### flow/config.mk
export PLATFORM = sky130hd
export DESIGN_NAME = sd_encr_device
export DESIGN_NICKNAME = sd_encr_device
export VERILOG_FILES = /design/flow/design.v
export SDC_FILE = /design/flow/constraint.sdc
export NUM_CORES = 4
export LEC_CHECK = 0
export CAP_MARGIN = 20
export CORE_ASPECT_RATIO = 0.71
export CORE_MARGIN = 2
export CORE_UTILIZATION = 72
export CTS_CLUSTER_DIAMETER = 346
export CTS_CLUSTER_SIZE = 14
export PLACE_DENSITY_LB_ADDON = 0.0
export SETUP_SLACK_MARGIN = 1.11
export SLEW_MARGIN = 20
export TNS_END_PERCENT = 5
### flow/constraint.sdc
create_clock -name core_clock -period 3.91 [get_ports {clk}]
set_input_delay 0.7820 -clock core_clock [delete_from_list [all_inputs] [get_ports {clk}]]
set_output_delay 0.7820 -clock core_clock [all_outputs]
set_load 0.01 [all_outputs]
### flow/design.v
module spi_transactor (
    input wire clk,
    input wire rst_n,
    input wire spi_clk_rising,
    input wire spi_clk_falling,
    input wire start,
    input wire [7:0] tx_data,
    output reg [7:0] rx_data,
    output reg done,
    output wire active,
    output reg spi_mosi,
    input wire spi_miso
);
    reg [7:0] tx_shift;
    reg [7:0] rx_shift;
    reg [3:0] bit_cnt;
    reg busy;
    assign active = busy;
    always @(posedge clk or negedge rst_n) begin
        if (!rst_n) begin
            spi_mosi <= 1'b1;
            rx_data  <= 8'h00;
            tx_shift <= 8'h00;
            rx_shift <= 8'h00;
            bit_cnt  <= 4'd0;
            done     <= 1'b0;
            busy     <= 1'b0;
        end else begin
            done <= 1'b0;
            if (start && !busy) begin
                busy     <= 1'b1;
                tx_shift <= tx_data;
                rx_shift <= 8'h00;
                bit_cnt  <= 4'd0;
                spi_mosi <= tx_data[7];   
            end
            else if (busy) begin
                if (spi_clk_rising) begin
                    rx_shift <= {rx_shift[6:0], spi_miso};
                    bit_cnt  <= bit_cnt + 1'd1;
                end
                if (spi_clk_falling) begin
                    if (bit_cnt == 4'd8) begin
                        rx_data  <= rx_shift;
                        done     <= 1'b1;
                        busy     <= 1'b0;
                        spi_mosi <= 1'b1;
                    end else begin
                        tx_shift <= {tx_shift[6:0], 1'b0};
                        spi_mosi <= tx_shift[6];
                    end
                end
            end
        end
    end
endmodule
module SD_Controller (
    input  wire        clk,
    input  wire        rst_n,
    input  wire [511:0] write_data,
    input  wire        write_data_ready,
    output reg  [511:0] read_data,
    output reg         read_ready,
    output reg         ready,
    output wire        spi_clk,
    output wire        spi_cs_n,
    output wire        spi_mosi,
    input  wire        spi_miso
);
parameter CLK_DIV            = 5;
parameter POWERUP_CLK_CYCLES = 80;
parameter CMD_RETRY_MAX      = 2000;
parameter BLOCK_BYTES        = 64;
parameter READ_TIMEOUT       = 1024;
reg [3:0] clk_div_cnt;
reg       spi_clk_reg;
reg       spi_clk_rise_reg;
reg       spi_clk_fall_reg;
wire      spi_active;
assign    spi_clk = spi_clk_reg;
always @(posedge clk or negedge rst_n) begin
    if (!rst_n) begin
        clk_div_cnt       <= 4'd0;
        spi_clk_reg       <= 1'b0;
        spi_clk_rise_reg  <= 1'b0;
        spi_clk_fall_reg  <= 1'b0;
    end else begin
        spi_clk_rise_reg  <= 1'b0;
        spi_clk_fall_reg  <= 1'b0;
        if (!spi_active) begin
            clk_div_cnt       <= 4'd0;
            spi_clk_reg       <= 1'b0;
        end else if (clk_div_cnt == (CLK_DIV-1)) begin
            clk_div_cnt       <= 4'd0;
            spi_clk_reg       <= ~spi_clk_reg;
            if (~spi_clk_reg) spi_clk_rise_reg <= 1'b1;
            else              spi_clk_fall_reg <= 1'b1;
        end else begin
            clk_div_cnt <= clk_div_cnt + 1'd1;
        end
    end
end
reg        tx_start;
reg  [7:0] tx_data;
wire [7:0] rx_data;
wire       tx_done;
wire       spi_mosi_wire;
assign     spi_mosi = spi_mosi_wire;
spi_transactor u_spi (
    .clk            (clk),
    .rst_n          (rst_n),
    .spi_clk_rising (spi_clk_rise_reg),
    .spi_clk_falling(spi_clk_fall_reg),
    .start          (tx_start),
    .tx_data        (tx_data),
    .rx_data        (rx_data),
    .done           (tx_done),
    .active         (spi_active),
    .spi_mosi       (spi_mosi_wire),
    .spi_miso       (spi_miso)
);
reg spi_cs_n_reg;
assign spi_cs_n = spi_cs_n_reg;
localparam
    S_IDLE          = 8'd0,
    S_POWERUP       = 8'd1,
    S_CMD0          = 8'd2, S_CMD0_SEND = 8'd3, S_CMD0_WAIT = 8'd4,
    S_CMD8          = 8'd5, S_CMD8_SEND = 8'd6, S_CMD8_WAIT = 8'd7,
    S_CMD59         = 8'd8, S_CMD59_SEND = 8'd9, S_CMD59_WAIT = 8'd10,
    S_CMD55         = 8'd11, S_CMD55_SEND = 8'd12, S_CMD55_WAIT = 8'd13,
    S_ACMD41        = 8'd14, S_ACMD41_SEND = 8'd15, S_ACMD41_WAIT = 8'd16,
    S_CMD58         = 8'd17, S_CMD58_SEND = 8'd18, S_CMD58_WAIT = 8'd19,
    S_CMD16         = 8'd20, S_CMD16_SEND = 8'd21, S_CMD16_WAIT = 8'd22,
    S_READ_CMD      = 8'd23, S_READ_SEND = 8'd24, S_READ_WAIT = 8'd25,
    S_READ_TOKEN    = 8'd26,
    S_READ_DATA     = 8'd27,
    S_WRITE_WAIT    = 8'd28,
    S_WRITE_CMD     = 8'd29, S_WRITE_SEND = 8'd30, S_WRITE_RWAIT = 8'd31,
    S_WRITE_TOKEN   = 8'd32,
    S_WRITE_DATA    = 8'd33,
    S_WRITE_RESP    = 8'd34,
    S_WRITE_BUSY    = 8'd35,
    S_ERROR         = 8'd99;
reg [15:0] powerup_cnt;
reg [15:0] retry_cnt;
reg [15:0] byte_cnt;
reg  [6:0] block_idx;
reg [15:0] timeout;
reg        waiting;
reg        is_sd2;
reg  [7:0] r7_resp[0:4];
reg [31:0] block_addr;
wire [7:0] write_byte;
reg  [7:0] rx_byte;
reg        resp_valid;
reg  [3:0] resp_idx;
reg  [7:0] resp_retry_cnt;
reg [15:0] resp_timeout_cnt;
reg  [7:0] resp_mask;
reg  [7:0] resp_value;
reg  [3:0] resp_bytes_needed;
reg  [7:0] next_state_after_resp;
integer i;
assign write_byte = write_data[511 - 8*block_idx[5:0] -: 8];
always @(posedge clk or negedge rst_n) begin
    if (!rst_n) rx_byte <= 8'hFF;
    else if (tx_done) rx_byte <= rx_data;
end
reg [7:0] state;
always @(posedge clk or negedge rst_n) begin
    if (!rst_n) begin
        state            <= S_IDLE;
        spi_cs_n_reg     <= 1'b1;
        tx_start         <= 1'b0;
        ready            <= 1'b0;
        read_ready       <= 1'b0;
        powerup_cnt      <= 16'd0;
        retry_cnt        <= 16'd0;
        byte_cnt         <= 16'd0;
        block_idx        <= 7'd0;
        timeout          <= 16'd0;
        waiting          <= 1'b0;
        is_sd2           <= 1'b0;
        block_addr       <= 32'd0;
        read_data        <= 512'd0;
        resp_idx         <= 4'd0;
        resp_valid       <= 1'b0;
        resp_retry_cnt   <= 8'd0;
        resp_timeout_cnt <= 16'd0;
        for (i = 0; i < 5; i = i + 1) r7_resp[i] <= 8'd0;
    end else begin
        tx_start   <= 1'b0;
        read_ready <= 1'b0;
        resp_valid <= 1'b0;
        case (state)
            S_IDLE: begin
                ready        <= 1'b0;
                spi_cs_n_reg <= 1'b1;
                state        <= S_POWERUP;
            end
            S_POWERUP: begin
                spi_cs_n_reg <= 1'b1;
                if (powerup_cnt < POWERUP_CLK_CYCLES) begin
                    if (!waiting) begin
                        tx_data  <= 8'hFF;
                        tx_start <= 1'b1;
                        waiting  <= 1'b1;
                    end else if (tx_done) begin
                        waiting     <= 1'b0;
                        powerup_cnt <= powerup_cnt + 1'd1;
                    end
                end else begin
                    state <= S_CMD0;
                end
            end
            S_CMD0: begin
                spi_cs_n_reg <= 1'b0;
                byte_cnt     <= 16'd0;
                waiting      <= 1'b0;
                resp_retry_cnt <= 8'd0;
                resp_timeout_cnt <= 16'd0;
                state        <= S_CMD0_SEND;
            end
            S_CMD0_SEND: begin
                if (!waiting && byte_cnt < 6) begin
                    case (byte_cnt)
                        0: tx_data <= 8'h40;
                        1: tx_data <= 8'h00;
                        2: tx_data <= 8'h00;
                        3: tx_data <= 8'h00;
                        4: tx_data <= 8'h00;
                        5: tx_data <= 8'h95;
                    endcase
                    tx_start <= 1'b1;
                    waiting  <= 1'b1;
                    byte_cnt <= byte_cnt + 1'd1;
                end else if (tx_done && waiting) begin
                    waiting <= 1'b0;
                    if (byte_cnt == 6) begin
                        resp_mask          <= 8'hFF;
                        resp_value         <= 8'h01;
                        resp_bytes_needed  <= 4'd1;
                        next_state_after_resp <= S_CMD8;
                        state              <= S_CMD0_WAIT;
                    end
                end
            end
            S_CMD0_WAIT: begin
                if (!waiting) begin
                    tx_data  <= 8'hFF;
                    tx_start <= 1'b1;
                    waiting  <= 1'b1;
                    resp_timeout_cnt <= resp_timeout_cnt + 1'd1;
                end else if (tx_done) begin
                    waiting <= 1'b0;
                    if (rx_byte != 8'hFF) begin
                        resp_timeout_cnt <= 16'd0;
                        if ((rx_byte & resp_mask) == resp_value) begin
                            r7_resp[0] <= rx_byte;
                            state      <= next_state_after_resp;
                        end else resp_retry_cnt <= resp_retry_cnt + 1'd1;
                    end else if (resp_timeout_cnt > 16'd1000) begin
                        resp_retry_cnt <= resp_retry_cnt + 1'd1;
                    end
                    if (resp_retry_cnt >= 8'd10) begin
                        retry_cnt <= retry_cnt + 1'd1;
                        if (retry_cnt > CMD_RETRY_MAX) state <= S_ERROR;
                        else state <= S_CMD0;
                    end
                end
            end
            S_CMD8: begin
                spi_cs_n_reg <= 1'b0;
                byte_cnt     <= 16'd0;
                waiting      <= 1'b0;
                resp_retry_cnt <= 8'd0;
                resp_timeout_cnt <= 16'd0;
                state        <= S_CMD8_SEND;
            end
            S_CMD8_SEND: begin
                if (!waiting && byte_cnt < 6) begin
                    case (byte_cnt)
                        0: tx_data <= 8'h48;
                        1: tx_data <= 8'h00;
                        2: tx_data <= 8'h00;
                        3: tx_data <= 8'h01;
                        4: tx_data <= 8'hAA;
                        5: tx_data <= 8'h87;
                    endcase
                    tx_start <= 1'b1;
                    waiting  <= 1'b1;
                    byte_cnt <= byte_cnt + 1'd1;
                end else if (tx_done && waiting) begin
                    waiting <= 1'b0;
                    if (byte_cnt == 6) begin
                        resp_mask          <= 8'hFF;
                        resp_value         <= 8'h01;
                        resp_bytes_needed  <= 4'd5;
                        next_state_after_resp <= S_CMD59;
                        resp_idx           <= 4'd0;
                        state              <= S_CMD8_WAIT;
                    end
                end
            end
            S_CMD8_WAIT: begin
                if (!waiting) begin
                    tx_data  <= 8'hFF;
                    tx_start <= 1'b1;
                    waiting  <= 1'b1;
                    resp_timeout_cnt <= resp_timeout_cnt + 1'd1;
                end else if (tx_done) begin
                    waiting <= 1'b0;
                    if (rx_byte != 8'hFF) begin
                        resp_timeout_cnt <= 16'd0;
                        if ((rx_byte & resp_mask) == resp_value) begin
                            r7_resp[resp_idx] <= rx_byte;
                            if (resp_idx == resp_bytes_needed-1) begin
                                if (r7_resp[0]==8'h01 && r7_resp[3]==8'h01 && r7_resp[4]==8'hAA)
                                    is_sd2 <= 1'b1;
                                state <= next_state_after_resp;
                            end else begin
                                resp_idx <= resp_idx + 1'd1;
                            end
                        end else resp_retry_cnt <= resp_retry_cnt + 1'd1;
                    end else if (resp_timeout_cnt > 16'd1000) begin
                        resp_retry_cnt <= resp_retry_cnt + 1'd1;
                    end
                    if (resp_retry_cnt >= 8'd10) begin
                        retry_cnt <= retry_cnt + 1'd1;
                        if (retry_cnt > CMD_RETRY_MAX) state <= S_ERROR;
                        else state <= S_CMD0;
                    end
                end
            end
            S_CMD59: begin
                spi_cs_n_reg <= 1'b0;
                byte_cnt     <= 16'd0;
                waiting      <= 1'b0;
                state        <= S_CMD59_SEND;
            end
            S_CMD59_SEND: begin
                if (!waiting && byte_cnt < 6) begin
                    case (byte_cnt)
                        0: tx_data <= 8'h7B;
                        1: tx_data <= 8'h00;
                        2: tx_data <= 8'h00;
                        3: tx_data <= 8'h00;
                        4: tx_data <= 8'h00;
                        5: tx_data <= 8'h01;
                    endcase
                    tx_start <= 1'b1;
                    waiting  <= 1'b1;
                    byte_cnt <= byte_cnt + 1'd1;
                end else if (tx_done && waiting) begin
                    waiting <= 1'b0;
                    if (byte_cnt == 6) begin
                        resp_mask          <= 8'hFF;
                        resp_value         <= 8'h00;
                        resp_bytes_needed  <= 4'd1;
                        next_state_after_resp <= S_CMD55;
                        state              <= S_CMD59_WAIT;
                    end
                end
            end
            S_CMD59_WAIT: begin
                if (!waiting) begin
                    tx_data  <= 8'hFF;
                    tx_start <= 1'b1;
                    waiting  <= 1'b1;
                    resp_timeout_cnt <= resp_timeout_cnt + 1'd1;
                end else if (tx_done) begin
                    waiting <= 1'b0;
                    if (rx_byte != 8'hFF) begin
                        resp_timeout_cnt <= 16'd0;
                        if ((rx_byte & resp_mask) == resp_value) begin
                            state <= next_state_after_resp;
                        end else resp_retry_cnt <= resp_retry_cnt + 1'd1;
                    end else if (resp_timeout_cnt > 16'd1000) begin
                        resp_retry_cnt <= resp_retry_cnt + 1'd1;
                    end
                    if (resp_retry_cnt >= 8'd10) begin
                        retry_cnt <= retry_cnt + 1'd1;
                        if (retry_cnt > CMD_RETRY_MAX) state <= S_ERROR;
                        else state <= S_CMD0;
                    end
                end
            end
            S_CMD55: begin
                spi_cs_n_reg <= 1'b0;
                byte_cnt     <= 16'd0;
                waiting      <= 1'b0;
                state        <= S_CMD55_SEND;
            end
            S_CMD55_SEND: begin
                if (!waiting && byte_cnt < 6) begin
                    case (byte_cnt)
                        0: tx_data <= 8'h77;
                        1: tx_data <= 8'h00;
                        2: tx_data <= 8'h00;
                        3: tx_data <= 8'h00;
                        4: tx_data <= 8'h00;
                        5: tx_data <= 8'h65;
                    endcase
                    tx_start <= 1'b1;
                    waiting  <= 1'b1;
                    byte_cnt <= byte_cnt + 1'd1;
                end else if (tx_done && waiting) begin
                    waiting <= 1'b0;
                    if (byte_cnt == 6) begin
                        resp_mask          <= 8'hFF;
                        resp_value         <= 8'h01;
                        resp_bytes_needed  <= 4'd1;
                        next_state_after_resp <= S_ACMD41;
                        state              <= S_CMD55_WAIT;
                    end
                end
            end
            S_CMD55_WAIT: begin
                if (!waiting) begin
                    tx_data  <= 8'hFF;
                    tx_start <= 1'b1;
                    waiting  <= 1'b1;
                    resp_timeout_cnt <= resp_timeout_cnt + 1'd1;
                end else if (tx_done) begin
                    waiting <= 1'b0;
                    if (rx_byte != 8'hFF) begin
                        resp_timeout_cnt <= 16'd0;
                        if ((rx_byte & resp_mask) == resp_value) begin
                            state <= next_state_after_resp;
                        end else resp_retry_cnt <= resp_retry_cnt + 1'd1;
                    end else if (resp_timeout_cnt > 16'd1000) begin
                        resp_retry_cnt <= resp_retry_cnt + 1'd1;
                    end
                    if (resp_retry_cnt >= 8'd10) begin
                        retry_cnt <= retry_cnt + 1'd1;
                        if (retry_cnt > CMD_RETRY_MAX) state <= S_ERROR;
                        else state <= S_CMD0;
                    end
                end
            end
            S_ACMD41: begin
                spi_cs_n_reg <= 1'b0;
                byte_cnt     <= 16'd0;
                waiting      <= 1'b0;
                retry_cnt    <= retry_cnt + 1'd1;
                if (retry_cnt > CMD_RETRY_MAX) state <= S_ERROR;
                else state <= S_ACMD41_SEND;
            end
            S_ACMD41_SEND: begin
                if (!waiting && byte_cnt < 6) begin
                    case (byte_cnt)
                        0: tx_data <= 8'h69;
                        1: tx_data <= is_sd2 ? 8'h40 : 8'h00;
                        2: tx_data <= 8'h00;
                        3: tx_data <= 8'h00;
                        4: tx_data <= 8'h00;
                        5: tx_data <= 8'h01;
                    endcase
                    tx_start <= 1'b1;
                    waiting  <= 1'b1;
                    byte_cnt <= byte_cnt + 1'd1;
                end else if (tx_done && waiting) begin
                    waiting <= 1'b0;
                    if (byte_cnt == 6) begin
                        resp_mask          <= 8'hFF;
                        resp_value         <= 8'h00;
                        resp_bytes_needed  <= 4'd1;
                        next_state_after_resp <= S_CMD58;
                        state              <= S_ACMD41_WAIT;
                    end
                end
            end
            S_ACMD41_WAIT: begin
                if (!waiting) begin
                    tx_data  <= 8'hFF;
                    tx_start <= 1'b1;
                    waiting  <= 1'b1;
                    resp_timeout_cnt <= resp_timeout_cnt + 1'd1;
                end else if (tx_done) begin
                    waiting <= 1'b0;
                    if (rx_byte != 8'hFF) begin
                        resp_timeout_cnt <= 16'd0;
                        if ((rx_byte & resp_mask) == resp_value) begin
                            state <= next_state_after_resp;
                        end else resp_retry_cnt <= resp_retry_cnt + 1'd1;
                    end else if (resp_timeout_cnt > 16'd1000) begin
                        resp_retry_cnt <= resp_retry_cnt + 1'd1;
                    end
                    if (resp_retry_cnt >= 8'd10) begin
                        retry_cnt <= retry_cnt + 1'd1;
                        if (retry_cnt > CMD_RETRY_MAX) state <= S_ERROR;
                        else state <= S_CMD0;
                    end
                end
            end
            S_CMD58: begin
                spi_cs_n_reg <= 1'b0;
                byte_cnt     <= 16'd0;
                waiting      <= 1'b0;
                state        <= S_CMD58_SEND;
            end
            S_CMD58_SEND: begin
                if (!waiting && byte_cnt < 6) begin
                    case (byte_cnt)
                        0: tx_data <= 8'h7A;
                        1: tx_data <= 8'h00;
                        2: tx_data <= 8'h00;
                        3: tx_data <= 8'h00;
                        4: tx_data <= 8'h00;
                        5: tx_data <= 8'hFF;
                    endcase
                    tx_start <= 1'b1;
                    waiting  <= 1'b1;
                    byte_cnt <= byte_cnt + 1'd1;
                end else if (tx_done && waiting) begin
                    waiting <= 1'b0;
                    if (byte_cnt == 6) begin
                        resp_mask          <= 8'hFF;
                        resp_value         <= 8'h00;
                        resp_bytes_needed  <= 4'd5;
                        next_state_after_resp <= S_CMD16;
                        resp_idx           <= 4'd0;
                        state              <= S_CMD58_WAIT;
                    end
                end
            end
            S_CMD58_WAIT: begin
                if (!waiting) begin
                    tx_data  <= 8'hFF;
                    tx_start <= 1'b1;
                    waiting  <= 1'b1;
                    resp_timeout_cnt <= resp_timeout_cnt + 1'd1;
                end else if (tx_done) begin
                    waiting <= 1'b0;
                    if (rx_byte != 8'hFF) begin
                        resp_timeout_cnt <= 16'd0;
                        if ((rx_byte & resp_mask) == resp_value) begin
                            r7_resp[resp_idx] <= rx_byte;
                            if (resp_idx == resp_bytes_needed-1) state <= next_state_after_resp;
                            else resp_idx <= resp_idx + 1'd1;
                        end else resp_retry_cnt <= resp_retry_cnt + 1'd1;
                    end else if (resp_timeout_cnt > 16'd1000) begin
                        resp_retry_cnt <= resp_retry_cnt + 1'd1;
                    end
                    if (resp_retry_cnt >= 8'd10) begin
                        retry_cnt <= retry_cnt + 1'd1;
                        if (retry_cnt > CMD_RETRY_MAX) state <= S_ERROR;
                        else state <= S_CMD0;
                    end
                end
            end
            S_CMD16: begin
                spi_cs_n_reg <= 1'b0;
                byte_cnt     <= 16'd0;
                waiting      <= 1'b0;
                state        <= S_CMD16_SEND;
            end
            S_CMD16_SEND: begin
                if (!waiting && byte_cnt < 6) begin
                    case (byte_cnt)
                        0: tx_data <= 8'h50;
                        1: tx_data <= 8'h00;
                        2: tx_data <= 8'h00;
                        3: tx_data <= 8'h00;
                        4: tx_data <= 8'h40;    
                        5: tx_data <= 8'hFF;
                    endcase
                    tx_start <= 1'b1;
                    waiting  <= 1'b1;
                    byte_cnt <= byte_cnt + 1'd1;
                end else if (tx_done && waiting) begin
                    waiting <= 1'b0;
                    if (byte_cnt == 6) begin
                        resp_mask          <= 8'hFF;
                        resp_value         <= 8'h00;
                        resp_bytes_needed  <= 4'd1;
                        next_state_after_resp <= S_READ_CMD;
                        state              <= S_CMD16_WAIT;
                    end
                end
            end
            S_CMD16_WAIT: begin
                if (!waiting) begin
                    tx_data  <= 8'hFF;
                    tx_start <= 1'b1;
                    waiting  <= 1'b1;
                    resp_timeout_cnt <= resp_timeout_cnt + 1'd1;
                end else if (tx_done) begin
                    waiting <= 1'b0;
                    if (rx_byte != 8'hFF) begin
                        resp_timeout_cnt <= 16'd0;
                        if ((rx_byte & resp_mask) == resp_value) begin
                            state <= next_state_after_resp;
                        end else resp_retry_cnt <= resp_retry_cnt + 1'd1;
                    end else if (resp_timeout_cnt > 16'd1000) begin
                        resp_retry_cnt <= resp_retry_cnt + 1'd1;
                    end
                    if (resp_retry_cnt >= 8'd10) begin
                        retry_cnt <= retry_cnt + 1'd1;
                        if (retry_cnt > CMD_RETRY_MAX) state <= S_ERROR;
                        else state <= S_CMD0;
                    end
                end
            end
            S_READ_CMD: begin
                spi_cs_n_reg <= 1'b0;
                byte_cnt     <= 16'd0;
                block_idx    <= 7'd0;
                timeout      <= 16'd0;
                read_data    <= 512'd0;
                waiting      <= 1'b0;
                state        <= S_READ_SEND;
            end
            S_READ_SEND: begin
                if (!waiting && byte_cnt < 6) begin
                    case (byte_cnt)
                        0: tx_data <= 8'h51;
                        1: tx_data <= block_addr[23:16];
                        2: tx_data <= block_addr[15:8];
                        3: tx_data <= block_addr[7:0];
                        4: tx_data <= 8'h00;
                        5: tx_data <= 8'h01;
                    endcase
                    tx_start <= 1'b1;
                    waiting  <= 1'b1;
                    byte_cnt <= byte_cnt + 1'd1;
                end else if (tx_done && waiting) begin
                    waiting <= 1'b0;
                    if (byte_cnt == 6) begin
                        resp_mask          <= 8'hFF;
                        resp_value         <= 8'h00;
                        resp_bytes_needed  <= 4'd1;
                        next_state_after_resp <= S_READ_TOKEN;
                        state              <= S_READ_WAIT;
                    end
                end
            end
            S_READ_WAIT: begin
                if (!waiting) begin
                    tx_data  <= 8'hFF;
                    tx_start <= 1'b1;
                    waiting  <= 1'b1;
                    resp_timeout_cnt <= resp_timeout_cnt + 1'd1;
                end else if (tx_done) begin
                    waiting <= 1'b0;
                    if (rx_byte != 8'hFF) begin
                        resp_timeout_cnt <= 16'd0;
                        if ((rx_byte & resp_mask) == resp_value) begin
                            state <= next_state_after_resp;
                        end else resp_retry_cnt <= resp_retry_cnt + 1'd1;
                    end else if (resp_timeout_cnt > 16'd1000) begin
                        resp_retry_cnt <= resp_retry_cnt + 1'd1;
                    end
                    if (resp_retry_cnt >= 8'd10) begin
                        retry_cnt <= retry_cnt + 1'd1;
                        if (retry_cnt > CMD_RETRY_MAX) state <= S_ERROR;
                        else state <= S_CMD0;
                    end
                end
            end
            S_READ_TOKEN: begin
                if (!waiting) begin
                    tx_data  <= 8'hFF;
                    tx_start <= 1'b1;
                    waiting  <= 1'b1;
                end else if (tx_done) begin
                    waiting <= 1'b0;
                    if (rx_byte == 8'hFE) begin
                        block_idx <= 7'd0;
                        state     <= S_READ_DATA;
                    end else begin
                        timeout <= timeout + 1'd1;
                        if (timeout > READ_TIMEOUT) state <= S_ERROR;
                    end
                end
            end
            S_READ_DATA: begin
                if (!waiting) begin
                    tx_data  <= 8'hFF;
                    tx_start <= 1'b1;
                    waiting  <= 1'b1;
                end else if (tx_done) begin
                    waiting <= 1'b0;
                    read_data[511 - 8*block_idx -: 8] <= rx_byte;
                    if (block_idx == 7'd63) state <= S_WRITE_WAIT;
                    else block_idx <= block_idx + 1'd1;
                end
            end
            S_WRITE_WAIT: begin
                ready <= 1'b1;
                if (write_data_ready) begin
                    ready        <= 1'b0;
                    spi_cs_n_reg <= 1'b0;
                    byte_cnt     <= 16'd0;
                    block_idx    <= 7'd0;
                    waiting      <= 1'b0;
                    state        <= S_WRITE_CMD;
                end
            end
            S_WRITE_CMD: begin
                state <= S_WRITE_SEND;
            end
            S_WRITE_SEND: begin
                if (!waiting && byte_cnt < 6) begin
                    case (byte_cnt)
                        0: tx_data <= 8'h58;
                        1: tx_data <= block_addr[23:16];
                        2: tx_data <= block_addr[15:8];
                        3: tx_data <= block_addr[7:0];
                        4: tx_data <= 8'h00;
                        5: tx_data <= 8'h01;
                    endcase
                    tx_start <= 1'b1;
                    waiting  <= 1'b1;
                    byte_cnt <= byte_cnt + 1'd1;
                end else if (tx_done && waiting) begin
                    waiting <= 1'b0;
                    if (byte_cnt == 6) begin
                        resp_mask          <= 8'hFF;
                        resp_value         <= 8'h00;
                        resp_bytes_needed  <= 4'd1;
                        next_state_after_resp <= S_WRITE_TOKEN;
                        state              <= S_WRITE_RWAIT;
                    end
                end
            end
            S_WRITE_RWAIT: begin
                if (!waiting) begin
                    tx_data  <= 8'hFF;
                    tx_start <= 1'b1;
                    waiting  <= 1'b1;
                    resp_timeout_cnt <= resp_timeout_cnt + 1'd1;
                end else if (tx_done) begin
                    waiting <= 1'b0;
                    if (rx_byte != 8'hFF) begin
                        resp_timeout_cnt <= 16'd0;
                        if ((rx_byte & resp_mask) == resp_value) begin
                            state <= next_state_after_resp;
                        end else resp_retry_cnt <= resp_retry_cnt + 1'd1;
                    end else if (resp_timeout_cnt > 16'd1000) begin
                        resp_retry_cnt <= resp_retry_cnt + 1'd1;
                    end
                    if (resp_retry_cnt >= 8'd10) begin
                        retry_cnt <= retry_cnt + 1'd1;
                        if (retry_cnt > CMD_RETRY_MAX) state <= S_ERROR;
                        else state <= S_CMD0;
                    end
                end
            end
            S_WRITE_TOKEN: begin
                if (!waiting) begin
                    tx_data  <= 8'hFE;
                    tx_start <= 1'b1;
                    waiting  <= 1'b1;
                end else if (tx_done) begin
                    waiting <= 1'b0;
                    state   <= S_WRITE_DATA;
                end
            end
            S_WRITE_DATA: begin
                if (!waiting) begin
                    tx_data  <= write_byte;
                    tx_start <= 1'b1;
                    waiting  <= 1'b1;
                end else if (tx_done) begin
                    waiting <= 1'b0;
                    if (block_idx == 7'd63) state <= S_WRITE_RESP;
                    else block_idx <= block_idx + 1'd1;
                end
            end
            S_WRITE_RESP: begin
                if (!waiting) begin
                    tx_data  <= 8'hFF;
                    tx_start <= 1'b1;
                    waiting  <= 1'b1;
                end else if (tx_done) begin
                    waiting <= 1'b0;
                    if ((rx_byte & 8'h1F) == 8'h05) state <= S_WRITE_BUSY;
                end
            end
            S_WRITE_BUSY: begin
                if (!waiting) begin
                    tx_data  <= 8'hFF;
                    tx_start <= 1'b1;
                    waiting  <= 1'b1;
                end else if (tx_done) begin
                    waiting <= 1'b0;
                    if (rx_byte == 8'hFF) begin
                        block_addr <= block_addr + 32'd64;
                        spi_cs_n_reg <= 1'b1;
                        read_ready   <= 1'b1;
                        state        <= S_READ_CMD;
                    end
                end
            end
            S_ERROR: begin
                ready        <= 1'b0;
                spi_cs_n_reg <= 1'b1;
            end
            default: state <= S_ERROR;
        endcase
    end
end
endmodule
module regfile_1024bit (
    input  wire         clk,        
    input  wire         rw,         
    input  wire         sel,        
    input  wire [511:0] data_in,    
    output reg  [511:0] data_out    
);
    reg [1023:0] regfile;
    always @(posedge clk) begin
        if (rw) begin
            if (sel) begin
                regfile[1023:512] <= data_in;   
            end else begin
                regfile[511:0]   <= data_in;    
	    end
        end else begin
            if (sel) begin
                data_out <= regfile[1023:512];  
            end else begin 
                data_out <= regfile[511:0];     
       	    end 
	end
    end
endmodule
module xorEncr (clk, rst, start, rw_flag, done,
sd_data_in, sd_data_out, sd_data_valid, sd_ready, 
reg_file_rw, reg_file_sel, reg_file_data_out);
    parameter DATA_WIDTH = 512; 
    parameter KEY_WIDTH = 512; 
    input wire clk;
    input wire rst;
    input wire start;  
    input wire rw_flag;  
    output wire done;  
    input wire [DATA_WIDTH-1:0] sd_data_in;  
    output reg [DATA_WIDTH-1:0] sd_data_out;  
    input wire sd_data_valid;  
    input wire sd_ready;  
    output reg reg_file_rw;  
    output reg reg_file_sel;  
    input wire [KEY_WIDTH-1:0] reg_file_data_out;  
    localparam IDLE            = 4'b0000;
    localparam READ_DATA       = 4'b0001;
    localparam READ_KEY        = 4'b0010;
    localparam WAIT_KEY        = 4'b0011;
    localparam ENCRYPT         = 4'b0100;
    localparam WRITE_ENCRYPTED = 4'b0101;
    localparam READ_ENCRYPTED  = 4'b0110;
    localparam DECRYPT         = 4'b0111;
    localparam WRITE_DECRYPTED = 4'b1000;
    localparam DONE_STATE      = 4'b1001;
    reg [3:0] state, next_state;
    reg [DATA_WIDTH-1:0] data_buffer;       
    reg [KEY_WIDTH-1:0] key_buffer;         
    reg [DATA_WIDTH-1:0] result_buffer;     
    assign done = (state == DONE_STATE);   
    always @(posedge clk) begin
        if (rst) begin
            state <= IDLE;
            data_buffer <= {DATA_WIDTH{1'b0}};
            key_buffer <= {KEY_WIDTH{1'b0}};
            result_buffer <= {DATA_WIDTH{1'b0}};
        end else begin
            state <= next_state;
            case (state)
                READ_DATA: begin
                    if (sd_data_valid)
                        data_buffer <= sd_data_in;   
                end
                READ_ENCRYPTED: begin
                    if (sd_data_valid)
                        data_buffer <= sd_data_in;   
                end
                WAIT_KEY: begin
                    key_buffer <= reg_file_data_out;   
                end
                ENCRYPT: begin
                    result_buffer <= data_buffer ^ key_buffer;   
                end
                DECRYPT: begin
                    result_buffer <= data_buffer ^ key_buffer;   
                end
            endcase
        end
    end
    always @(*) begin
        next_state = state;
        sd_data_out = result_buffer;
        reg_file_rw = 1'b0;
        reg_file_sel = 1'b0;
        case (state)
            IDLE: begin
                if (start) begin
                    if (rw_flag == 1'b1)
                        next_state = READ_DATA;       
                    else
                        next_state = READ_ENCRYPTED;  
                end
            end
            READ_DATA: begin
                if (sd_data_valid)
                    next_state = READ_KEY;
            end
            READ_KEY: begin
                reg_file_rw = 1'b0;    
                reg_file_sel = 1'b0;   
                next_state = WAIT_KEY;
            end
            WAIT_KEY: begin
                next_state = ENCRYPT;
            end
            ENCRYPT: begin
                next_state = WRITE_ENCRYPTED;
            end
            WRITE_ENCRYPTED: begin
                sd_data_out = result_buffer;   
                if (sd_ready)
                    next_state = DONE_STATE;
            end
            READ_ENCRYPTED: begin
                if (sd_data_valid)
                    next_state = READ_KEY;
            end
            DECRYPT: begin
                next_state = WRITE_DECRYPTED;
            end
            WRITE_DECRYPTED: begin
                sd_data_out = result_buffer;   
                if (sd_ready)
                    next_state = DONE_STATE;
            end
            DONE_STATE: begin
                next_state = IDLE;
            end
            default: begin
                next_state = IDLE;
            end
        endcase
    end
endmodule
module sd_encr_device (
    input wire clk,                     
    input wire rst,                     
    input wire start,                   
    input wire rw_flag,                 
    output wire done,                   
    output wire sd_clk,
    output wire sd_cs_n,
    output wire sd_mosi,
    input  wire sd_miso,
    input wire key_rw,                  
    input wire key_sel,                 
    input wire [511:0] key_data_in,     
    output wire [511:0] key_data_out    
);
    wire sd_ready;
    wire sd_read_ready;
    wire sd_write_data_ready;
    wire [511:0] sd_data_in;
    wire [511:0] sd_data_out;
    reg xor_start;
    wire xor_done;
    wire [511:0] xor_sd_data_in;
    wire xor_sd_data_valid;
    wire xor_sd_ready;
    wire [511:0] xor_sd_data_out;
    wire reg_file_rw;
    wire reg_file_sel;
    wire [511:0] reg_file_data_out;
    reg sd_write_trigger;
    SD_Controller u_sd_controller (
        .clk              (clk),
        .rst_n            (~rst),
        .write_data       (sd_data_out),
        .write_data_ready (sd_write_data_ready),
        .read_data        (sd_data_in),
        .read_ready       (sd_read_ready),
        .ready            (sd_ready),
        .spi_clk          (sd_clk),
        .spi_cs_n         (sd_cs_n),
        .spi_mosi         (sd_mosi),
        .spi_miso         (sd_miso)
    );
    xorEncr #(
        .DATA_WIDTH(512),
        .KEY_WIDTH(512)
    ) u_xor_encr (
        .clk              (clk),
        .rst              (rst),
        .start            (xor_start),
        .rw_flag          (rw_flag),
        .done             (xor_done),
        .sd_data_in       (xor_sd_data_in),
        .sd_data_out      (xor_sd_data_out),
        .sd_data_valid    (xor_sd_data_valid),
        .sd_ready         (xor_sd_ready),
        .reg_file_rw      (reg_file_rw),
        .reg_file_sel     (reg_file_sel),
        .reg_file_data_out(reg_file_data_out)
    );
    regfile_1024bit u_regfile (
        .clk        (clk),
        .rw         (key_rw | reg_file_rw),         
        .sel        (key_sel & ~reg_file_rw),       
        .data_in    (key_data_in),
        .data_out   (key_data_out)
    );
    assign reg_file_data_out = key_data_out;
    localparam T_IDLE        = 3'd0;
    localparam T_WAIT_SD     = 3'd1;
    localparam T_TRIGGER_XOR = 3'd2;
    localparam T_WAIT_XOR    = 3'd3;
    localparam T_TRIGGER_SD  = 3'd4;
    localparam T_DONE        = 3'd5;
    reg [2:0] top_state, top_next;
    always @(posedge clk or posedge rst) begin
        if (rst)
            top_state <= T_IDLE;
        else
            top_state <= top_next;
    end
    always @(*) begin
        top_next = top_state;
        xor_start = 1'b0;
        sd_write_trigger = 1'b0;
        case (top_state)
            T_IDLE: begin
                if (start && sd_ready) begin
                    top_next = T_WAIT_SD;
                end
            end
            T_WAIT_SD: begin
                if (rw_flag) begin  
                    if (sd_ready)
                        top_next = T_TRIGGER_XOR;
                end else begin 
                    top_next = T_TRIGGER_XOR;
                end
            end
            T_TRIGGER_XOR: begin
                xor_start = 1'b1;
                top_next = T_WAIT_XOR;
            end
            T_WAIT_XOR: begin
                if (xor_done) begin
                    if (rw_flag)  
                        top_next = T_TRIGGER_SD;
                    else         
                        top_next = T_TRIGGER_SD;
                end
            end
            T_TRIGGER_SD: begin
                sd_write_trigger = 1'b1;
                if (sd_ready)
                    top_next = T_DONE;
            end
            T_DONE: begin
                top_next = T_IDLE;
            end
            default: top_next = T_IDLE;
        endcase
    end
    assign xor_sd_data_in    = sd_data_in;
    assign xor_sd_data_valid = sd_ready;
    assign xor_sd_ready      = sd_ready;
    assign sd_data_out       = xor_sd_data_out;
    assign sd_write_data_ready = sd_write_trigger;
    assign done = (top_state == T_DONE);
endmodule
### flow/run.sh
#!/bin/bash
# the make line also repeats each setting of config.mk as NAME=value (left out here)
make -C /OpenROAD-flow-scripts/flow DESIGN_CONFIG=/design/flow/config.mk WORK_HOME=/design/flow/orfs CLKGATE_MAP_FILE= finish
==> summary.txt, run 1 <==
Physical implementation.

- The flow ran to the end and the layout has no timing, DRC or antenna violations.
- The number of setup violations in the final report is 0.
- Per report_power, the clock group accounts for between 30% and 40% of the total.
- The number of warnings reported in the yosys synthesis log is 6.
- The initial antenna violation count was 25.
- Counting cells, the worst reg-to-reg path comes to 10.
- The most critical hold endpoint after final layout shows a slack of 83.1 ps.
- The commonest register cell is sky130_fd_sc_hd__edfxtp_1.
- The worst-case IR drop observed on VDD is 0.532 mV.
- Of all cell types, the one taking the most synthesized area is sky130_fd_sc_hd__edfxtp_1.
- After synthesis, the cell types taking the most area are sky130_fd_sc_hd__edfxtp_1, sky130_fd_sc_hd__dfxtp_1, sky130_fd_sc_hd__dfrtp_1.
- For reference, the post-synthesis area per instance comes to 12.9 sq um.
- Yosys mapped the design onto 93 distinct sky130hd cell types.
- The post-synthesis sequential area ratio is 66.7%.
- The synthesized netlist occupies a cell area of 143000 sq um.
- The largest fanout of any net on the critical path is 46.
- After synthesis, the share of flip-flops with an asynchronous set or reset is 18.8%.
- The critical path data arrival time is ~4000 ps.
- The detailed router placed 99400 vias in this run.
- In the detailed route, the total length drawn on met2 is around 200000 um.
- The worst setup path is launched from a flip-flop.
- The worst path buffer plus inverter count is 3.
- The weighted congestion at the end of routability-driven global placement is 1.03.
- The placeable core region is 197000 sq um.
- The final core utilization is approximately 85%.
- The depth of the CTS H-tree is 5.
- The timing report shows the most common cell along the critical path to be sky130_fd_sc_hd__buf_4.
- Before placement the cells fill a little over 70% of the core.
- The number of global-route vias before repair is 98500.
- The average wire length per cell after detail routing is 29.6 um.
- The number of nets at floorplan is 11600.
- The later-pin clock latency in the skew report is 890 ps.
- The remaining antenna violation count after routing is 0.
- The met1 wire length is around 160000 um.
- The power report attributes to the combinational group a share of 4.4%.
- The switching power as a share of total power is 21.9%.
- The residual DRC count is 0.
- In the synthesized netlist, the dominant kind of combinational cell is multiplexers.
- Total power for the finished layout comes to 0.0768 W.
- In this run, power in flip-flops and latches comes to 0.0435 W.
- In this design, the largest share of critical-path delay is due to AND-OR/OR-AND gates.
- Across all checked pins, the minimum headroom to the slew limit is 20.0%.
- The total met3 wirelength after detailed routing is 56600 um.
- The first global-routing pass estimated 644000 um of wire.
- The number of max-capacitance violations reported is 0.
- The number of hold violations in the final report is 0.
- The total routing resource utilization after global routing is 42.7%.
- Input and output buffers added on the ports amount to just over 1000.
- According to the floorplan log, the row count is 137.
- According to the dpl log, the detail-placed design has an HPWL of 283000 um.
- In this run the register-to-register setup slack is 530 ps.
- The total cells reported by yosys after synthesis is between 10000 and 15000.
- The area enclosed by the die boundary is 202000 sq um.
- The chip area estimate from yosys synthesis is 143000 sq um.
- Sorting the synthesis cell report by count puts at the top sky130_fd_sc_hd__edfxtp_1.
- At the end of the flow, the number of nets in the layout was 12600.
- The number of enable flip-flop cells is 1551.
- For this run, the slowest stage of the critical path takes 520 ps.
- The transition time at the pin with the least slew margin is 1200 ps.
- The highest layer used for signal routing is met5.
- The worst register-to-register path ends at u_sd_controller.tx_data[5]$_DFFE_PP_.
- The path class of the lowest-slack min-delay path is in -> async.
- The total clock network power is about 0.03 W.
- The synthesized instance count is 11100.
- The violation tally recorded at the end of detailed-routing iteration 0 is ~13000.
- Per the synthesis report, the adder-cell share of the synthesized area is 0.262%.
- The clock tree root buffer cell is sky130_fd_sc_hd__clkbuf_16.
- The worst reg2reg path startpoint is u_sd_controller.block_idx[1]$_DFFE_PP0P_.
- The worst-case clock skew is 46.7 ps.
- The minimum period implied by the final worst setup slack is between 3000 and 4000 ps.
- The clock tree has to reach 3815 sinks.
- According to the floorplan report, the die width is 533 um.
- The synthesized-area fraction occupied by xor and xnor cells is 3.54%.
- STA classifies the critical path endpoint as a flip-flop.
- By count the netlist is led by sky130_fd_sc_hd__edfxtp_1, sky130_fd_sc_hd__dfxtp_1, sky130_fd_sc_hd__nand2_1.
- The critical path goes through clkbuf_8, nand2b_1, buf_4, o221ai_1, o22ai_1, a211oi_1, o21ai_0, buf_4, o2111ai_1, or3_1.
- The area fraction of the largest cell type after synthesis is 32.5%.
- The number of pins with negative max-slew slack in the final report is 0.
- The worst setup path is of the reg -> reg kind.
- Among all stages on the critical path, the largest delay is contributed by sky130_fd_sc_hd__clkbuf_8.
- The total stage count of the critical path is 10.
- The flip-flop and latch count after synthesis is 3815.
- The maximum root-to-sink buffer count is 4.
- CTS added clock buffers totalling 314.
- The achievable frequency is 0.296 GHz.
- The area of the multi-input gates is about 46000 sq um.
- Recorded from the global router log, the overflow total was 0.
- The number of buffers inserted by hold repair at cts is 0.
- The number of primary I/O pins is approximately 1000.
- The clock tree from TritonCTS is built.
- The combinational-cell power consumption is 0.00336 W.
- The largest net degree at the start of global routing is roughly 230.
- The critical path required time is 4530 ps.
- Of the available clock period, the critical path in the final layout requires between 80 and 90%.
- Of the post-synthesis cell area, the part taken by muxes is 10.1%.
- The die extent in y is approximately 380 um.
- The power per cell area is 458 nW/um^2.
- The critical path ends at u_sd_controller.tx_data[5]$_DFFE_PP_.
- The clock edge transition at the registers on the reported setup and hold paths is 80 ps.
- The number of iterations in the first detailed-routing pass is 7.
- The relative contribution of sequential cells to total power is a little under three fifths.
- The detailed router reported a total wirelength of 444000 um.
- The power group with the highest consumption is registers.
- After Yosys synthesis, and, or, nand and nor cells account for 8.02% of the synthesized area.
- The leakage power in the latest report is 57.6 nW.
- The synthesized netlist devotes 9.35% of its cell area to compound gates.
- Setup repair after global routing could not meet its margin everywhere.
- The area overhead of the layout relative to synthesis is 17.1%.
- The launching instance or port of the critical path is u_sd_controller.block_idx[1]$_DFFE_PP0P_.
- Per the layout area report, the register area comes to 95500 sq um.
- Using the TritonRoute via totals, the vias-per-cell ratio works out to 6.63.
- The net load switching power is 0.0168 W.
- The count of warning messages emitted by the tools is 102.
- The layout has roughly 9000 filler cells.
- The internal power is 0.0600 W.
[metal layers]
metal / GRT usage [%] / vias up
met3: 12.5 / 1269
met5: 0 / -
met2: 65.8 / 6933
met4: 18.1 / 20
li1: - / 41900
met1: 57.1 / 49300
[per-stage QoR]
stage | cells | setup slack [ps] | TNS [ps] | instance area [sq um]
floorplan | 11100 | -38640 | - | 143000
global placement | 14400 | -11.1 | -80.3 | 157000
detailed placement | 14400 | -15.4 | -57.7 | 157000
CTS | 15000 | 630 | 0 | 167000
global route | 15000 | 496 | 0 | 168000
finish | 15000 | 529 | 0 | 168000
[cell type report]
class | instances | share of cell area (%)
flip-flops and latches | 3815 | 57.0
multi-input cells | 6522 | 27.2
repair buffers | 1372 | 8.30
clock buffers | 552 | 5.31
well taps | 2641 | 1.97
clock inverters | 17 | 0.154
inverters | 45 | 0.107
diodes | 16 | 0.0239
[repair_timing]
action                                  CTS  global route
cloned                                    2             1
endpoints found under the setup margin  610           647
gates resized                           131            54
buffers inserted                         11             1
pin swaps                                17            12
==> inputs of run 2 (changes only) <==
ABC_AREA = 0   (was default)
CELL_PAD_IN_SITES_GLOBAL_PLACEMENT = 0   (was default)
CORE_ASPECT_RATIO = default   (was 0.71)
CTS_CLUSTER_DIAMETER = 40   (was 346)
MIN_ROUTING_LAYER = met1   (was default)
PLACE_DENSITY_LB_ADDON = 0.06   (was 0.0)
SETUP_SLACK_MARGIN = 0.97   (was 1.11)
TNS_END_PERCENT = default   (was 5)
==> run 2 against run 1 <==
Net effect: still clean; synthesized cell count stayed put; global-route usage grew 1.8 points; worst setup slack gained 58 ps; total power rose by 15%; critical path type unchanged; critical endpoint is now u_sd_controller.tx_data[2]$_DFFE_PP_; highest routed layer unchanged.
==> summary.txt, run 2 <==
Physical implementation.

- The pre-antenna-repair detailed-routing pass consisted of 7 iterations.
- The stage logs contain a warning count of 106.
- Setup repair after global routing could not meet its margin everywhere.
- The first global-routing pass estimated 671000 um of wire.
- STA reports the tightest min-delay check as being of type in -> reg.
- For the combinational group, total power comes out at approximately 0.0034 W.
- In this run the remaining antenna-violating nets after routing total 0.
- The switching power as a share of total power is 22.8%.
- The overflow left after global routing is 0.
- The power consumption is approximately 0.089 W.
- Per the timing report, the most critical flop-to-flop path originates at u_sd_controller.block_idx[0]$_DFFE_PP0P_.
- The cell area that synthesis handed to floorplanning was 143000 sq um.
- The initial antenna violation count was 26.
- The worst path buffer plus inverter count is 3.
- Yosys mapped a number of flops with a built-in enable equal to 1551.
- The critical path data arrival time is 4050 ps.
- The share of the Yosys chip area taken by registers is 66.7%.
- Wire segments on met3 add up to 52500 um in the final route.
- The share of Yosys cell area claimed by the top area cell type is 32.5%.
- In the synthesized netlist, the cells that appear most often are sky130_fd_sc_hd__edfxtp_1, sky130_fd_sc_hd__dfxtp_1, sky130_fd_sc_hd__nand2_1.
- The report lists the cells along the critical path as buf_4, buf_12, buf_16, mux4_2, mux4_2, a21oi_2, nor3_1, or4_1.
- The endpoint identified for the worst register-to-register timing path is u_sd_controller.tx_data[2]$_DFFE_PP_.
- The number of global-route vias before repair is 103000.
- The final weighted congestion recorded by global placement is ~0.98.
- The minimum period implied by the final worst setup slack is 3320 ps.
- In this run, synthesis produced a sequential element count of 3815.
- The largest net degree at the start of global routing is ~230.
- The most frequent cell on the critical path is sky130_fd_sc_hd__mux4_2.
- On the final layout, the worst clock skew is 63.0 ps.
- The clock network power reported by the tool is 0.0416 W.
- The internal portion of the total power is 0.0684 W.
- The transition time at the pin with the least slew margin is 1180 ps.
- Once the floorplan was initialized, standard cells occupied between 70% and 80% of the core.
- Of the total synthesized cell area, the portion taken by full adders, half adders and majority gates is less than 1%.
- The endpoint with the worst hold slack is u_regfile.regfile[506]$_DFFE_PP_.
- Endpoints with negative setup slack in the final report add up to 0.
- Static timing analysis puts the maximum clock frequency at between 0.3 and 0.4 GHz.
- The met2 layer wire length in the routed design is 216000 um.
- Per the CTS log, the buffer count on the longest clock path is 4.
- The post-placement worst setup slack is 147 ps.
- In the Yosys report the total cell count is between 10000 and 15000.
- The count of buffers inserted at the top-level ports is 1034.
- The dominant kind of combinational cell is multiplexers.
- The worst-case vdd ir drop is between 0.5 and 0.6 mV.
- The number of primary I/O pins is about 1000.
- Per the post-synthesis report, the number of cells in the design is 11100.
- Global routing used 44.5% of the available tracks across all layers.
- TritonCTS built the clock tree.
- Per the post-synthesis report, the nets total 11600.
- The setup slack of the critical path after layout is 587 ps.
- The post-route worst hold slack is 333 ps.
- The sum of negative setup slack is 0 ps.
- In this design, the stage delay of the slowest critical-path cell is 660 ps.
- The synthesized netlist has a Yosys-reported chip area of 143000 sq um.
- Of the post-synthesis cell area, the part taken by muxes is between 10 and 15%.
- The die is 450 um tall.
- Per the final report, max-transition violations number 0.
- STA shows the worst reg2reg path with a cell count of 8.
- The launching instance or port of the critical path is u_sd_controller.block_idx[0]$_DFFE_PP0P_.
- The average wire length per cell after detail routing is 30.2 um.
- The run finished with no timing, DRC or antenna violations.
- The depth of the CTS H-tree is 5.
- The report counts max-capacitance violations totalling 0.
- The post-layout period usage of the worst path is 85.0%.
- The worst setup path is captured at a flip-flop.
- The residual DRC count is 0.
- The STA report counts the stages on the worst setup path as 8.
- The cell depth of the worst hold path is 1.
- The post-detailed-route via-to-cell ratio is 6.69.
- Sorting the Yosys area breakdown by cell type puts at the top sky130_fd_sc_hd__edfxtp_1.
- The clock power share is 46.9%.
- The most common cell in the synthesized netlist is sky130_fd_sc_hd__edfxtp_1.
- In this run the core area contains 163 standard-cell rows.
- The sink count of the clock tree is 3815.
- For reference, the top cells by area after synthesis are sky130_fd_sc_hd__edfxtp_1, sky130_fd_sc_hd__dfxtp_1, sky130_fd_sc_hd__dfrtp_1.
- The cell-mix breakdown from Yosys lists the compound-gate area share as under 10%.
- Once iteration 0 of detailed routing completed, the report listed 13400 DRC markers.
- Power spread over the standard cell area amounts to 509 nW/um^2.
- Summed over all nets, the switching power comes to 0.0202 W.
- The capturing element of the worst setup path is u_sd_controller.tx_data[2]$_DFFE_PP_.
- The cell at the slowest stage of the critical path is sky130_fd_sc_hd__mux4_2.
- The placed instances occupy a cell area of around 160000 sq um.
- Sequential power for this build is 0.0436 W.
- The area enclosed by the die boundary is 202000 sq um.
- The worst relative slew slack is a little over a fifth.
- The critical path maximum fanout is 7.
- Looking at the power breakdown, sequential logic takes 49.2% of the total.
- The clock tree root buffer cell is sky130_fd_sc_hd__clkbuf_16.
- Post-synth the commonest register cell is sky130_fd_sc_hd__edfxtp_1.
- The family with the most delay on the worst path is multiplexers.
- Endpoints failing hold in the final report were tallied at 0.
- The cell leakage power is approximately 60 nW.
- The later pin in the worst-skew pair is clocked with a latency of roughly 1000 ps.
- Data on the critical path is required at its endpoint by 4640 ps.
- The met1 wire length is around 160000 um.
- The overall routed net length is 460000 um.
- The clock edge transition at the registers on the reported setup and hold paths is 70 ps.
- The total clock buffers created by CTS is around 440.
- The total number of vias is approximately 100k.
- The largest part of the power goes to registers.
- Measured along the x axis, the die boundary spans 450 um.
- The flop-to-flop setup slack is 590 ps.
- The critical hold path startpoint is key_data_in[506].
- The proportion of synthesized flip-flops having asynchronous set or reset is roughly a fifth.
- The netlist uses between 90 and 100 different library cells.
- In this run the mean area of a mapped cell was 12.9 sq um.
- The final instance area is 174000 sq um.
- The estimated wirelength of the detail-placed design is 277000 um.
- In the final design database the tool counted 12800 nets.
- The warning tally printed by Yosys for this design is 6.
- The critical path is of the reg -> reg type.
- The part of the power in combinational logic is 3.9%.
- For reference, simple AND, OR, NAND and NOR cells occupy 8.02% of the area reported after synthesis.
- The worst setup path is launched from a flip-flop.
- From synthesis to final layout, the design area changed by 21.6%.
- The synthesized netlist devotes 3.54% of its cell area to XOR and XNOR gates.
- The highest layer used for signal routing is met5.
- In this run the standard cell core region covers 197000 sq um.
[run 2: layer usage]
layer | global-route usage, % | vias to the layer above
li1 | - | 42200
met1 | 55.2 | 50800
met2 | 69.9 | 7220
met3 | 12.4 | 1661
met4 | 27.4 | 8
met5 | 0 | -
[run 2: through the flow]
stage / util [%] / cells
floorplan: - / 11100
global placement: 79.6 / 14300
detailed placement: 79.6 / 14300
CTS: 87.8 / 15200
global route: 88.2 / 15200
finish: 88.2 / 15200
[run 2: area by class of cell]
cell class / instances / area [sq um]
inverter: 45 / 176
sequential: 3815 / 95600
clock inverter: 258 / 2730
clock buffer: 542 / 11900
fill: 8113 / 23300
timing repair buffer: 1389 / 14200
tap: 2640 / 3300
antenna: 25 / 62.6
multi-input combinational: 6522 / 46300
[run 2: what timing repair did]
action	in CTS	in global routing
cloned	5	1
pin swaps	215	172
gates resized	251	114
endpoints found under the setup margin	614	559
buffers inserted	48	21
hold buffers	1	0
endpoints found under the hold margin	2	0
==> inputs of run 3 (changes only) <==
ABC_AREA = default   (was 0)
CELL_PAD_IN_SITES_GLOBAL_PLACEMENT = default   (was 0)
CORE_UTILIZATION = 40   (was 72)
CTS_CLUSTER_DIAMETER = default   (was 40)
CTS_CLUSTER_SIZE = default   (was 14)
GPL_TIMING_DRIVEN = 0   (was default)
MIN_ROUTING_LAYER = default   (was met1)
PLACE_DENSITY_LB_ADDON = default   (was 0.06)
SETUP_SLACK_MARGIN = default   (was 0.97)
SLEW_MARGIN = 5   (was 20)
clock period = 10.0 ns   (was 3.91 ns; I/O delays follow)
==> run 3 against run 2 <==
Net effect: global-route usage down 19 points; worst setup slack better by 3900 ps; clock skew up 1.3 ps; non-clock buffer count up 447; die area up 79%; sequential share of layout area down 0.40 points; still clean on timing, DRC and antenna; combinational power down 61%; cell count up 16%; synthesized cell count unchanged.
==> summary.txt, run 3 <==
Physical implementation.

- The analysis attributes to cell leakage a power of ~60 nW.
- The depth of the CTS H-tree is 5.
- The overflow left after global routing is 0.
- The pin closest to its max-slew limit shows a slew of 1300 ps.
- Before antenna repair, the detailed router went through 8 iterations.
- The post-layout period usage of the worst path is 55.6%.
- The overall routed net length is slightly below 500000 um.
- The path class of the lowest-slack min-delay path is reg -> reg.
- The fill cell total of the finished layout is between 30000 and 40000.
- For this run, the total global-route usage over all layers was measured as 25.8%.
- Summed over all instances, the cell type with the most area after synthesis is sky130_fd_sc_hd__edfxtp_1.
- The total clock buffers created by CTS is 405.
- When the netlist entered floorplanning its net count stood at 11600.
- The Yosys step of the flow raised 6 warnings.
- The net load switching power is 0.00742 W.
- The wire length of the first global-routing pass is 679000 um.
- After Yosys synthesis, and, or, nand and nor cells account for under 10% of the synthesized area.
- Per the run summary, max-cap violations total 0.
- After synthesis, the netlist uses 93 different library cells.
- The chip area estimate from yosys synthesis is 143000 sq um.
- The worst setup path is launched from a flip-flop.
- Looking at the clock tree report, the root buffer type is sky130_fd_sc_hd__clkbuf_16.
- The setup slack of the critical path after layout is 4440 ps.
- Of all power groups, the one with the highest power is registers.
- The flow ran to the end and the layout has no timing, DRC or antenna violations.
- The total cells reported by yosys after synthesis is 11100.
- In this run the horizontal extent of the chip is between 600 and 700 um.
- Net switching is 22.2% of the power.
- The post-synthesis sequential area ratio is 66.7%.
- The number of buffers and inverters on the critical path is 4.
- The routed design could run at a clock period as short as about 5600 ps.
- In this run, the synthesized area fraction spent on xor and xnor cells is recorded as 3.54%.
- The largest net degree at the start of global routing is 58.
- The setup fix buffers added after clock tree synthesis is 0.
- The proportion of synthesized flip-flops having asynchronous set or reset is 18.8%.
- The routed layout has slightly below 100k vias.
- The count of warning messages emitted by the tools is 38.
- The launching instance or port of the critical path is u_sd_controller.block_idx[1]$_DFFE_PP0P_.
- The overall die size recorded for this design is 363000 sq um.
- Sequential power for this build is 0.0170 W.
- Power spread over the standard cell area amounts to between 150 and 200 nW/um^2.
- The timing report gives the biggest stage delay along the critical path as 920 ps.
- The number of cells on the worst reg-to-reg path is 9.
- Setup repair after global routing left no endpoint under its margin.
- The post-synthesis adder-cell area fraction is 0.262%.
- In this run the remaining antenna-violating nets after routing total 0.
- The cell sequence reported for the critical path is buf_2, buf_2, buf_2, clkbuf_2, mux4_2, o22ai_1, a211oi_1, o21ai_0, nand4_1.
- By instance count, the cell type seen most on the critical path is sky130_fd_sc_hd__buf_2.
- Post-synth the commonest register cell is sky130_fd_sc_hd__edfxtp_1.
- The fraction of the core area occupied by cells at floorplan is 40.2%.
- The timing report gives the clock slew at the launch and capture registers of the worst setup and hold paths as 60 ps.
- The flop-to-flop setup slack is 4440 ps.
- According to the timing report, the critical path is captured at u_sd_controller.tx_data[6]$_DFFE_PP_.
- The synthesis report lists the most area-consuming cells as sky130_fd_sc_hd__edfxtp_1, sky130_fd_sc_hd__dfxtp_1, sky130_fd_sc_hd__dfrtp_1.
- Once synthesis finished, the tally of register bits stood at 3815.
- The final timing report lists a hold violation count of 0.
- Summing all non-filler instances in the final layout gives an area of roughly 180000 sq um.
- Counting buffers and inverters, the worst setup path is 9 cells deep.
- Yosys reports that the most numerous cell types are sky130_fd_sc_hd__edfxtp_1, sky130_fd_sc_hd__dfxtp_1, sky130_fd_sc_hd__nand2_1.
- After detailed routing, the average wire length per cell comes to 27.2 um.
- The power report lists the combinational group at between 0.001 and 0.0015 W.
- The achievable frequency is ~0.18 GHz.
- The critical path in this run is classified as reg -> reg.
- The combined area of all synthesized cells is between 100000 and 150000 sq um.
- At the end of the flow, the number of nets in the layout was 13200.
- Setup violations remaining at the end of the flow were counted as 0.
- The worst-case vdd ir drop is around 0.17 mV.
- The initial antenna violation count is 46.
- The count of instances resized after the clock tree is built is 0.
- The later-pin clock latency in the skew report is 990 ps.
- The most frequent cell after synthesis is sky130_fd_sc_hd__edfxtp_1.
- The internal portion of the total power is between 0.02 and 0.03 W.
- The worst pin sits at a relative slew slack of 13.2%.
- After synthesis, the mean cell area works out to about 13 sq um.
- STA lists the startpoint of the worst hold path as u_sd_controller.resp_bytes_needed[0]$_DFF_P_.
- The final timing report lists clock skew as 64.3 ps.
- The clock power share is ~45%.
- In this run, the synthesized area fraction spent on AND-OR/OR-AND gates is recorded as 9.35%.
- The count of buffers inserted at the top-level ports is 1032.
- On the critical path the largest part of the delay comes from buffers and inverters.
- Hold is met by 427 ps.
- The critical path data arrival time is between 6000 and 7000 ps.
- The die is approximately 600 um tall.
- For reference, the mux area share after synthesis is 10.1%.
- The cell depth of the worst hold path is 2.
- The initialized floorplan defines 219 standard-cell rows.
- The first routing iteration left 8842 violations.
- The weighted congestion at the end of routability-driven global placement is 0.934.
- The cell area reported after detailed placement is 162000 sq um.
- For this design, the slowest cell found on the critical path is sky130_fd_sc_hd__buf_2.
- The endpoint kind of the worst setup timing path is a flip-flop.
- The number of enable flip-flop cells is around 1600.
- The clock tree from TritonCTS is built.
- In the final timing run, aggregate negative setup slack is 0 ps.
- The maximum root-to-sink buffer count is 4.
- The final timing report lists a max-slew violation count of 0.
- Looking at the power breakdown, combinational cells take approximately 4.0% of the total.
- The area overhead of the layout relative to synthesis is 22.5%.
- Sequential cells burn 50.9% of the power.
- Yosys reports that the leading cell type by area covers 32.5% of the netlist area.
- Synthesis handed over a netlist of 11100 instances.
- The worst reg2reg path startpoint is u_sd_controller.block_idx[1]$_DFFE_PP0P_.
- The post-detailed-route via-to-cell ratio is 5.45.
- The residual DRC count is 0.
- The number of global-route vias before repair came to around 96000.
- Timing analysis after detailed placement gives a worst setup slack of 3480 ps.
- In this run the critical register-to-register path is captured at u_sd_controller.tx_data[6]$_DFFE_PP_.
- The synthesis run identifies the leading combinational cell family as multiplexers.
- The placeable core region is between 300000 and 400000 sq um.
- The number of primary I/O pins is 1035.
- The largest fanout of any net on the critical path is 11.
- The sink count of the clock tree is 3815.
- Per report_power, the Clock row totals 0.0151 W.
- The estimated wirelength of the detail-placed design is 360000 um.
- STA puts the critical path data required time at 10690 ps.
- Hold repair after CTS inserted 0 buffers.
-- run 3: final cells by class --
| class | instances | area, sq um | share of cell area [%] |
|---|---|---|---|
| Sequential cell | 3815 | 95500 | 54.5 |
| Multi-Input combinational cell | 6522 | 44900 | 25.6 |
| Timing Repair Buffer | 1142 | 12600 | 7.18 |
| Clock buffer | 569 | 11500 | 6.57 |
| Tap cell | 4751 | 5940 | 3.39 |
| Buffer | 694 | 2750 | 1.57 |
| Clock inverter | 180 | 1880 | 1.07 |
| Inverter | 45 | 176 | 0.101 |
| Antenna cell | 26 | 65.1 | 0.0371 |
-- run 3: metal layers --
metal | routed length [um] | vias up | global-route usage, %
met4 | 21300 | 26 | 10.6
met1 | 200000 | 49000 | 33.9
li1 | - | 43100 | -
met5 | 175 | - | 0
met2 | 225000 | 3761 | 41.7
met3 | 35300 | 814 | 4.99
-- run 3: stage by stage --
stage / total power [W] / std cells / utilization, %
final: 0.0335 / 17700 / 49.3
after global routing: 0.0344 / 17700 / 49.2
after CTS: 0.0337 / 17700 / 49.2
after detailed placement: 0.0187 / 17000 / 45.5
after global placement: 0.0189 / 16900 / 44.8
after floorplan: 0.0179 / 11100 / -
==> inputs of run 4 (changes only) <==
CAP_MARGIN = 40   (was 20)
CTS_CLUSTER_SIZE = 40   (was default)
PLACE_DENSITY_LB_ADDON = 0.17   (was default)
==> run 4 against run 3 <==
Net effect: still clean on timing, DRC and antenna; fmax decreased by 1.1%; utilization increased by 0.36 points; clock power about the same; total power grew 0.51%; worst hold slack gained 15 ps; count of clock-buffer cells in the layout grew 3; synthesized cell count unchanged; largest cell class unchanged; highest routed layer unchanged.
==> summary.txt, run 4 <==
Physical implementation.

- Summed over all layers, the routed wires come to a little under 500000 um.
- The share of Yosys cell area claimed by the top area cell type is 32.5%.
- The filler-free cell count of the finished design is 17800.
- The flow ran to the end and the layout has no timing, DRC or antenna violations.
- Looking at the clock tree report, the maximum root-to-sink buffer count equals 4.
- The top cell type by total area after synthesis is sky130_fd_sc_hd__edfxtp_1.
- STA puts the critical path data arrival time at 6250 ps.
- The cell depth of the worst hold path is 2.
- The combinational-cell power consumption is approximately 0.0014 W.
- The slowest stage of the critical path is the sky130_fd_sc_hd__and2_4 cell.
- Yosys mapped a number of flops with a built-in enable equal to around 1600.
- Among the stages of the critical path, the cell type that occurs most often is sky130_fd_sc_hd__buf_16.
- The flow reports an fmax of about 0.18 GHz.
- Across all layers, the routed design uses 96500 vias.
- The critical path required time is approximately 11000 ps.
- The worst-case clock skew is 71.5 ps.
- The maximum cell stage delay along the critical path is 680 ps.
- The clock power share is between 40% and 50%.
- The average wire length per cell after detail routing is 27.5 um.
- The worst relative slew slack is 29.1%.
- The critical path is of the in -> reg type.
- The sum of negative setup slack is 0 ps.
- The dominant kind of combinational cell is multiplexers.
- The placeable core region is 356000 sq um.
- Endpoints failing hold in the final report were tallied at 0.
- The later-pin clock latency in the skew report is 990 ps.
- The launching instance or port of the critical path is key_sel.
- The critical path goes through clkbuf_2, buf_12, clkbuf_2, clkbuf_1, and2_4, buf_16, buf_16, buf_16, buf_16, buf_16.
- The largest share of the power goes to registers.
- The total routing resource utilization after global routing is about a quarter.
- For reference, the top cells by area after synthesis are sky130_fd_sc_hd__edfxtp_1, sky130_fd_sc_hd__dfxtp_1, sky130_fd_sc_hd__dfrtp_1.
- The mean cell area of the mapped netlist is 12.9 sq um.
- The power per cell area is 190 nW/um^2.
- Per the OpenROAD floorplan log, the width of the die is 602 um.
- The violation tally from detailed-route iteration zero is 9119.
- Of the total power, combinational logic draws under 10%.
- Buffers added to address setup during post-CTS repair amount to 0.
- In this run, the synthesized area fraction spent on adder and majority cells is recorded as 0.262%.
- The area enclosed by the die boundary is roughly 360000 sq um.
- Per the OpenROAD power report, switching power amounts to between 0.007 and 0.008 W.
- The endpoint kind of the worst setup timing path is a flip-flop.
- The total clock network power is around 0.015 W.
- The setup slack of the critical path after layout is 4380 ps.
- The internal power of the cells totals 0.0262 W.
- The total clock buffers created by CTS is 404.
- The area fraction in and, or, nand and nor cells after synthesis is 8.02%.
- The worst path uses 56.2% of the clock period.
- The number of pins with negative max-slew slack in the final report is 0.
- The largest fanout of any net on the critical path is around 55.
-- run 4: area by class of cell --
type / count / area, sq um
Clock inverter: 193 / 2040
Sequential cell: 3815 / 95500
Clock buffer: 572 / 11500
Multi-Input combinational cell: 6522 / 44900
Timing Repair Buffer: 1232 / 13700
Fill cell: 30900 / 179000
Buffer: 694 / 2750
Tap cell: 4751 / 5940
Inverter: 45 / 176
Antenna cell: 21 / 52.6
-- run 4: per-stage QoR --
| step | instance area (sq um) | hold slack, ps | utilization [%] | power (W) |
|---|---|---|---|---|
| finish | 177000 | 442 | 49.6 | 0.0336 |
| global route | 177000 | 449 | 49.6 | 0.0347 |
| CTS | 177000 | 442 | 49.6 | 0.0339 |
| detailed placement | 163000 | 426 | 45.8 | 0.0188 |
| global placement | 159000 | 416 | 44.8 | 0.0189 |
| floorplan | 143000 | 396 | - | 0.0179 |
-- run 4: metal layers --
metal | part of all wire, % | track usage, % | vias to the layer above
met4 | 4.1 | 9.87 | 48
met2 | 46 | 41.9 | 3645
met1 | 42 | 34.4 | 48800
met5 | 0.061 | 0 | -
met3 | 7.9 | 6.27 | 804
li1 | - | - | 43300
No activity file was given, so power comes from the tool's default toggle rates.
